== build 12 ==
Design cnn_layer1, start of the top module:
module cnn_layer1 (
    input          clk,
    input          reset,
    input  [15:0]  pxl_in,
    input          i_data_valid,
    input  [143:0] i_kernel_data,
    output [15:0]  conv_out,
    output         conv_valid,
    output [15:0]  pool_out,
    output         pool_valid
);
    conv_final #(
        .N(28), .M(28), .K(3), .P(2), .P_stride(2), .K_stride(1), .pool(0)
    ) C1 (
        .clk(clk),
        .reset(reset),
        .pxl_in(pxl_in),
        .i_data_valid(i_data_valid),
        .i_kernel_data(i_kernel_data),
        .pxl_out(conv_out),
        .o_data_valid(conv_valid)
    );
    max_pooling #(
        .N(28), .M(28), .K(3), .P(2), .P_stride(2), .K_stride(1), .pool(1)
    ) MP1 (
        .clk(clk),
        .reset(reset),
        .pixel_in(conv_out),
        .i_data_valid(conv_valid),
        .o_max_pooled_pixel(pool_out),
        .o_data_valid(pool_valid)
    );
endmodule
clock: 5.31 ns
lec_check: 0
cap_margin: 20
core_margin: 2
core_utilization: 70
cts_cluster_diameter: 234
cts_cluster_size: 15
slew_margin: 20
run.sh (not shown) runs the stock make flow with config.mk's settings and CLKGATE_MAP_FILE=.
What the final checks of build 12 revealed, after a flow that finished every stage, was a layout that fails on negative setup slack.
Modified inputs, build 89 compared to build 12
- a deleted CTS_CLUSTER_DIAMETER that had been 234
- an added ABC_AREA of 0
- an added CELL_PAD_IN_SITES_DETAIL_PLACEMENT of 2
- a change of CORE_UTILIZATION from 70 to 38
- a change of CORE_MARGIN from 2 to 10
- an added SETUP_SLACK_MARGIN of 1.22
- a change of CTS_CLUSTER_SIZE from 15 to 78
- an added GPL_TIMING_DRIVEN of 0
- a change of the clock period (ns, I/O delays scaled along) from 5.31 to 5.59
==> results <==
Status: build 89 FAILED at global routing (tool error)
Going from build 12 to build 89, number of clock buffers inserted by TritonCTS has increased, number of port buffers shows a reduction of 26, routability-driven placement congestion ratio fell by 3.5%, area after synthesis has remained practically unchanged.
Relative to build 12, the die height of build 89 is higher by about 40%.
Compared with build 12, build 89 shows post-cts resize count that has gone up by more than 100%.
Between build 12 and build 89, the post-placement cell area is lower for build 89.
On die size, build 89 does worse than build 12.
Build 89: number of core rows 45 above build 12
Of build 12 and build 89, build 12 shows the lower die width, with build 89 above it.
diff inputs: build 89 => build 7
- CELL_PAD_IN_SITES_DETAIL_PLACEMENT removed (was 2)
- MIN_ROUTING_LAYER newly set to met1
- CAP_MARGIN changed from 20 to 25
- ABC_AREA removed (was 0)
- CELL_PAD_IN_SITES_GLOBAL_PLACEMENT newly set to 1
- SLEW_MARGIN changed from 20 to 35
- CTS_CLUSTER_SIZE removed (was 78)
- HOLD_SLACK_MARGIN newly set to 0.09
- CORE_UTILIZATION changed from 38 to 40
- GPL_ROUTABILITY_DRIVEN newly set to 1
- SETUP_SLACK_MARGIN changed from 1.22 to 2.35
- TNS_END_PERCENT newly set to 5
- GPL_TIMING_DRIVEN removed (was 0)
- CORE_MARGIN changed from 10 to 5
- the clock period (ns, I/O delays scaled along) changed from 5.59 to 11.7
==> comparison <==
Per the final summary, build 7 finished and its layout is clean on timing, DRC and antenna.
Build 7 against build 89: die size lower; post-DP HPWL saw a decrease; horizontal die dimension shows a reduction of about 4.5%; initial core utilization shows an increase of 1.9 points; post-CTS setup-driven buffer insertion count lost 222.
Relative to build 89, routability congestion estimate decreased by about 10% in build 7.
The inputs of build 88 differ from those of build 7 as listed below.
- removing SETUP_SLACK_MARGIN (formerly 2.35)
- removing TNS_END_PERCENT (formerly 5)
- changing CORE_MARGIN from 5 to 2
- removing HOLD_SLACK_MARGIN (formerly 0.09)
- setting MAX_ROUTING_LAYER to met4 for the first time
- changing CAP_MARGIN from 25 to 5
- setting CTS_CLUSTER_SIZE to 78 for the first time
- changing CORE_UTILIZATION from 40 to 17
- removing MIN_ROUTING_LAYER (formerly met1)
- changing SLEW_MARGIN from 35 to 20
- removing GPL_ROUTABILITY_DRIVEN (formerly 1)
- setting CELL_PAD_IN_SITES_DETAIL_PLACEMENT to 0 for the first time
- setting CORE_ASPECT_RATIO to 1.7 for the first time
- changing the clock period (ns, I/O delays scaled along) from 11.7 to 9.34
Notes after the runs:
Compare build 7 and build 88 | first-pass GRT wire length higher: build 88. Build 88: power density normalized to cell area 27 nW/um2 above build 7. The global-route usage of build 88 falls short of that of build 7 by 11 points. Looking at build 7 and build 88, the multiplexer fraction of the synthesized cell area is a wash. Relative to build 7, cell count of the worst reg-to-reg path increased by 1 in build 88.

run 1:
Starting RTL as in the previous note.
clock: 4.1 ns
lec_check: 0
cap_margin: 5
core_margin: 2
core_utilization: 70
cts_cluster_diameter: 95
cts_cluster_size: 14
place_density: 0.66
slew_margin: 20
Complete run, failing final checks: run 1, reason setup timing.
Modified inputs, run 2 compared to run 1
--- a/flow/config.mk
+++ b/flow/config.mk
@@ -6,9 +6,8 @@
 export NUM_CORES = 4
 export LEC_CHECK = 0
-export CAP_MARGIN = 5
+export ABC_AREA = 1
+export CAP_MARGIN = 20
 export CORE_MARGIN = 2
-export CORE_UTILIZATION = 70
-export CTS_CLUSTER_DIAMETER = 95
-export CTS_CLUSTER_SIZE = 14
-export PLACE_DENSITY = 0.66
+export CORE_UTILIZATION = 65
+export PLACE_DENSITY = 0.38
 export SLEW_MARGIN = 20
==> flow/constraint.sdc <==
create_clock -name core_clock -period 5.67 [get_ports {clk}]
set_input_delay 1.1340 -clock core_clock [delete_from_list [all_inputs] [get_ports {clk}]]
set_output_delay 1.1340 -clock core_clock [all_outputs]
set_load 0.01 [all_outputs]
==> comparison <==
Run 2 finished all stages; layout check result: FAIL, due to setup timing. Final cell area: run 2 above run 1. Sort run 2 and run 1 by peak supply drop desc -> top: run 1. Run 2: critical path depth higher than run 1. Against run 1 as the reference, run 2 delivers a higher global-route total usage across every layer. Of run 2 and run 1, run 1 shows the higher global routing usage on met3, with run 2 below it. Compared with run 1, run 2 shows a higher global placer's final weighted congestion. On power share of the combinational group: between run 2 and run 1, it ends up higher for run 1. Routed wire in run 2 totals more than in run 1. When run 2 is set beside run 1, its non-clock buffer count turns out to be 16% larger.
> inputs changed (run 2 -> run 3)
--- a/flow/config.mk
+++ b/flow/config.mk
@@ -6,8 +6,13 @@
 export NUM_CORES = 4
 export LEC_CHECK = 0
-export ABC_AREA = 1
-export CAP_MARGIN = 20
-export CORE_MARGIN = 2
-export CORE_UTILIZATION = 65
-export PLACE_DENSITY = 0.38
+export CAP_MARGIN = 25
+export CELL_PAD_IN_SITES_DETAIL_PLACEMENT = 1
+export CORE_MARGIN = 9
+export CORE_UTILIZATION = 46
+export CTS_CLUSTER_SIZE = 23
+export GPL_ROUTABILITY_DRIVEN = 0
+export GPL_TIMING_DRIVEN = 1
+export HOLD_SLACK_MARGIN = 0.26
+export MIN_ROUTING_LAYER = met2
+export SETUP_SLACK_MARGIN = 1.19
 export SLEW_MARGIN = 20
==> flow/constraint.sdc <==
create_clock -name core_clock -period 8.0 [get_ports {clk}]
set_input_delay 1.6000 -clock core_clock [delete_from_list [all_inputs] [get_ports {clk}]]
set_output_delay 1.6000 -clock core_clock [all_outputs]
set_load 0.01 [all_outputs]
==> comparison <==
Run 3 | stages: all done | timing, DRC, antenna: all pass. Diff run 2 -> run 3: count of clock-net buffers in the final layout now sits higher; final area dropped 11%; adder and majority gate portion of the synthesized area up 0.69 points; sequential share of layout area grew by 3.6 points. Compared with run 2, cell count in run 3 decreased by more than 10%. Run 3 against run 2: number of non-clock buffers now smaller; power lost 32%; die area increased by about 47% relative to the old numbers; cell count after synthesis now sits lower; via count now larger.
[inputs] run 4 vs run 3
==> flow/config.mk <==
export PLATFORM = sky130hd
export DESIGN_NAME = cnn_layer1
export DESIGN_NICKNAME = cnn_layer1
export VERILOG_FILES = /design/flow/design.v
export SDC_FILE = /design/flow/constraint.sdc
export NUM_CORES = 4
export LEC_CHECK = 0
export CAP_MARGIN = 5
export CELL_PAD_IN_SITES_DETAIL_PLACEMENT = 0
export CELL_PAD_IN_SITES_GLOBAL_PLACEMENT = 0
export CORE_ASPECT_RATIO = 1.09
export CORE_MARGIN = 2
export CORE_UTILIZATION = 66
export CTS_CLUSTER_SIZE = 78
export MAX_ROUTING_LAYER = met4
export SLEW_MARGIN = 20
==> flow/constraint.sdc <==
create_clock -name core_clock -period 5.4 [get_ports {clk}]
set_input_delay 1.0800 -clock core_clock [delete_from_list [all_inputs] [get_ports {clk}]]
set_output_delay 1.0800 -clock core_clock [all_outputs]
set_load 0.01 [all_outputs]
Across run 3 and run 4, a clean result was obtained everywhere but in run 4.
STATUS run=run 4 STAGES=ALL_DONE FINAL_CHECKS=FAILED CAUSE=setup timing
Between run 3 and run 4, the flow reports cell area increasing by a few percent.
Run 4 vs run 3: total sequential power up by more than a quarter
Across both runs, critical path depth was higher for run 4 than for run 3.
Comparing run 3 and run 4, diode insertion count for antenna repair is higher on run 3.
In the tables for run 3 and run 4, filler-free cell count of the finished design reads lower with run 4.
Re wire length: run 3 was higher than run 4.
Of run 4 and run 3, it is run 4 that has the higher power.
[run 4] final period utilization rose 27 points relative to run 3
Going from run 3 to run 4, power per standard cell area saw an increase; net count of the finished layout grew by 595; largest fanout on the critical path moved down.
Power figures rest on the tool's default switching activity, not on a simulated workload.
